Design ARM, start of the top module:
module ARM(
    input CLK,
    input RESET,
    input [31:0] InstrF,
    input [31:0] ReadData,
    output reg MemWriteM,
    output [31:0] PCF,
    output reg [31:0] ALUResultM,
    output [31:0] WriteData
    );
    reg [31:0] InstrD;
	reg[31:0] RD1E;
	wire [31:0] ResultW;
	wire [31:0] PC_Prev;
    wire WE3 ;
    wire [31:0] WD3 ;
    wire [31:0] R15 ;
    wire [31:0] RD1D ;
    wire [31:0] RD2D ;
    wire [1:0] ImmSrc ;
    wire [23:0] InstrImm ;
    wire [31:0] ExtImmD ;
    wire [3:0] Rd ;
    wire [1:0] Op ;
    wire [5:0] Funct ;
    wire MemtoRegD ;
    wire ALUSrcD ;
    wire [1:0] RegSrcD ;
    wire PCSD ;
    wire RegWD ;
    wire NoWriteD ;
    wire MemWD ;
    wire [1:0] FlagWD ;
    wire [3:0] CondD ;
    wire C_Flag ;
    wire [1:0] ShD ;
    reg [1:0] ShE;
    wire [4:0] Shamt5D ;
    wire [31:0] ShIn ;
    wire [31:0] ShOut ;
    wire [3:0] ALUControlD ;
    wire [3:0] ALUFlags ;
    wire WE_PC ;    
    wire [31:0] PC_IN ;
    reg PCSE;
    reg RegWE;
    reg MemWE;
  ...
Size: about 5000 cells after synthesis, ~830 flip-flops, ~47000 µm² of cells after synthesis.
make LEC_CHECK=0 CAP_MARGIN=20 CORE_MARGIN=2 CORE_UTILIZATION=68 PLACE_DENSITY_LB_ADDON=0.07 SETUP_SLACK_MARGIN=1.63 SLEW_MARGIN=20 TNS_END_PERCENT=5 finish   # period 5.54 ns
run.sh (not shown) runs the stock make flow with config.mk's settings and CLKGATE_MAP_FILE=.
The starting point ended with an error in global routing (5_1_grt) on GRT-0116.
==> next run, changes <==
==> flow/config.mk (replaced) <==
export PLATFORM = sky130hd
export DESIGN_NAME = ARM
export DESIGN_NICKNAME = ARM
export VERILOG_FILES = /design/flow/design.v
export SDC_FILE = /design/flow/constraint.sdc
export NUM_CORES = 4
export LEC_CHECK = 0
export ABC_AREA = 1
export CAP_MARGIN = 20
export CORE_MARGIN = 2
export CORE_UTILIZATION = 72
export CTS_CLUSTER_DIAMETER = 398
export SETUP_SLACK_MARGIN = 0.38
export SLEW_MARGIN = 20
==> flow/constraint.sdc (replaced) <==
create_clock -name core_clock -period 5.5 [get_ports {CLK}]
set_input_delay 1.1000 -clock core_clock [delete_from_list [all_inputs] [get_ports {CLK}]]
set_output_delay 1.1000 -clock core_clock [all_outputs]
set_load 0.01 [all_outputs]
The new run stopped in global routing (5_1_grt); synthesized area decreases slightly; die area decreases by a few percent; synthesized cell count increases by roughly a tenth.
==> next run, changes <==
==> flow/config.mk (replaced) <==
export PLATFORM = sky130hd
export DESIGN_NAME = ARM
export DESIGN_NICKNAME = ARM
export VERILOG_FILES = /design/flow/design.v
export SDC_FILE = /design/flow/constraint.sdc
export NUM_CORES = 4
export LEC_CHECK = 0
export CAP_MARGIN = 20
export CORE_MARGIN = 2
export CORE_UTILIZATION = 40
export CTS_CLUSTER_DIAMETER = 189
export PLACE_DENSITY_LB_ADDON = 0.08
export SETUP_SLACK_MARGIN = 1.82
export SLEW_MARGIN = 20
export TNS_END_PERCENT = 30
==> flow/constraint.sdc (replaced) <==
create_clock -name core_clock -period 9.0 [get_ports {CLK}]
set_input_delay 1.8000 -clock core_clock [delete_from_list [all_inputs] [get_ports {CLK}]]
set_output_delay 1.8000 -clock core_clock [all_outputs]
set_load 0.01 [all_outputs]
The new run produced a clean layout.
Synthesized area increases by 1.5%.
Die area increases by 81%.
Synthesized cell count decreases by 11%.
==> next run, changes <==
==> flow/config.mk (replaced) <==
export PLATFORM = sky130hd
export DESIGN_NAME = ARM
export DESIGN_NICKNAME = ARM
export VERILOG_FILES = /design/flow/design.v
export SDC_FILE = /design/flow/constraint.sdc
export NUM_CORES = 4
export LEC_CHECK = 0
export ABC_AREA = 0
export CAP_MARGIN = 20
export CELL_PAD_IN_SITES_GLOBAL_PLACEMENT = 0
export CORE_MARGIN = 2
export CORE_UTILIZATION = 70
export CTS_CLUSTER_DIAMETER = 367
export CTS_CLUSTER_SIZE = 49
export GPL_TIMING_DRIVEN = 1
export HOLD_SLACK_MARGIN = 0.06
export PLACE_DENSITY = 0.65
export SETUP_SLACK_MARGIN = -0.09
export SLEW_MARGIN = 20
==> flow/constraint.sdc (replaced) <==
create_clock -name core_clock -period 6.4 [get_ports {CLK}]
set_input_delay 1.2800 -clock core_clock [delete_from_list [all_inputs] [get_ports {CLK}]]
set_output_delay 1.2800 -clock core_clock [all_outputs]
set_load 0.01 [all_outputs]
Now the flow died in global routing (5_1_grt). Area after synthesis does not change. Die size drops by 42%. Synthesized cell count is unchanged.
==> next run, changes <==
==> flow/config.mk (replaced) <==
export PLATFORM = sky130hd
export DESIGN_NAME = ARM
export DESIGN_NICKNAME = ARM
export VERILOG_FILES = /design/flow/design.v
export SDC_FILE = /design/flow/constraint.sdc
export NUM_CORES = 4
export LEC_CHECK = 0
export CAP_MARGIN = 20
export CORE_MARGIN = 2
export CORE_UTILIZATION = 45
export SLEW_MARGIN = 20
==> flow/constraint.sdc (replaced) <==
create_clock -name core_clock -period 4.95 [get_ports {CLK}]
set_input_delay 0.9900 -clock core_clock [delete_from_list [all_inputs] [get_ports {CLK}]]
set_output_delay 0.9900 -clock core_clock [all_outputs]
set_load 0.01 [all_outputs]
This time the run completed and failed the layout checks on negative setup slack.
Synthesized area is unchanged.
Synthesized cell count is unchanged.
Die area climbs by about 55%.
==> next run, changes <==
--- a/flow/config.mk
+++ b/flow/config.mk
@@ -8,4 +8,4 @@
 export CAP_MARGIN = 20
 export CORE_MARGIN = 2
-export CORE_UTILIZATION = 45
+export CORE_UTILIZATION = 40
 export SLEW_MARGIN = 20
==> flow/constraint.sdc (replaced) <==
create_clock -name core_clock -period 9.0 [get_ports {CLK}]
set_input_delay 1.8000 -clock core_clock [delete_from_list [all_inputs] [get_ports {CLK}]]
set_output_delay 1.8000 -clock core_clock [all_outputs]
set_load 0.01 [all_outputs]
Now the flow completed without violations.
Combinational power came out lower by well over a third.
Area after synthesis stays the same.
Via count came out lower by a little under a tenth.
Power figures rest on the tool's default switching activity, not on a simulated workload.
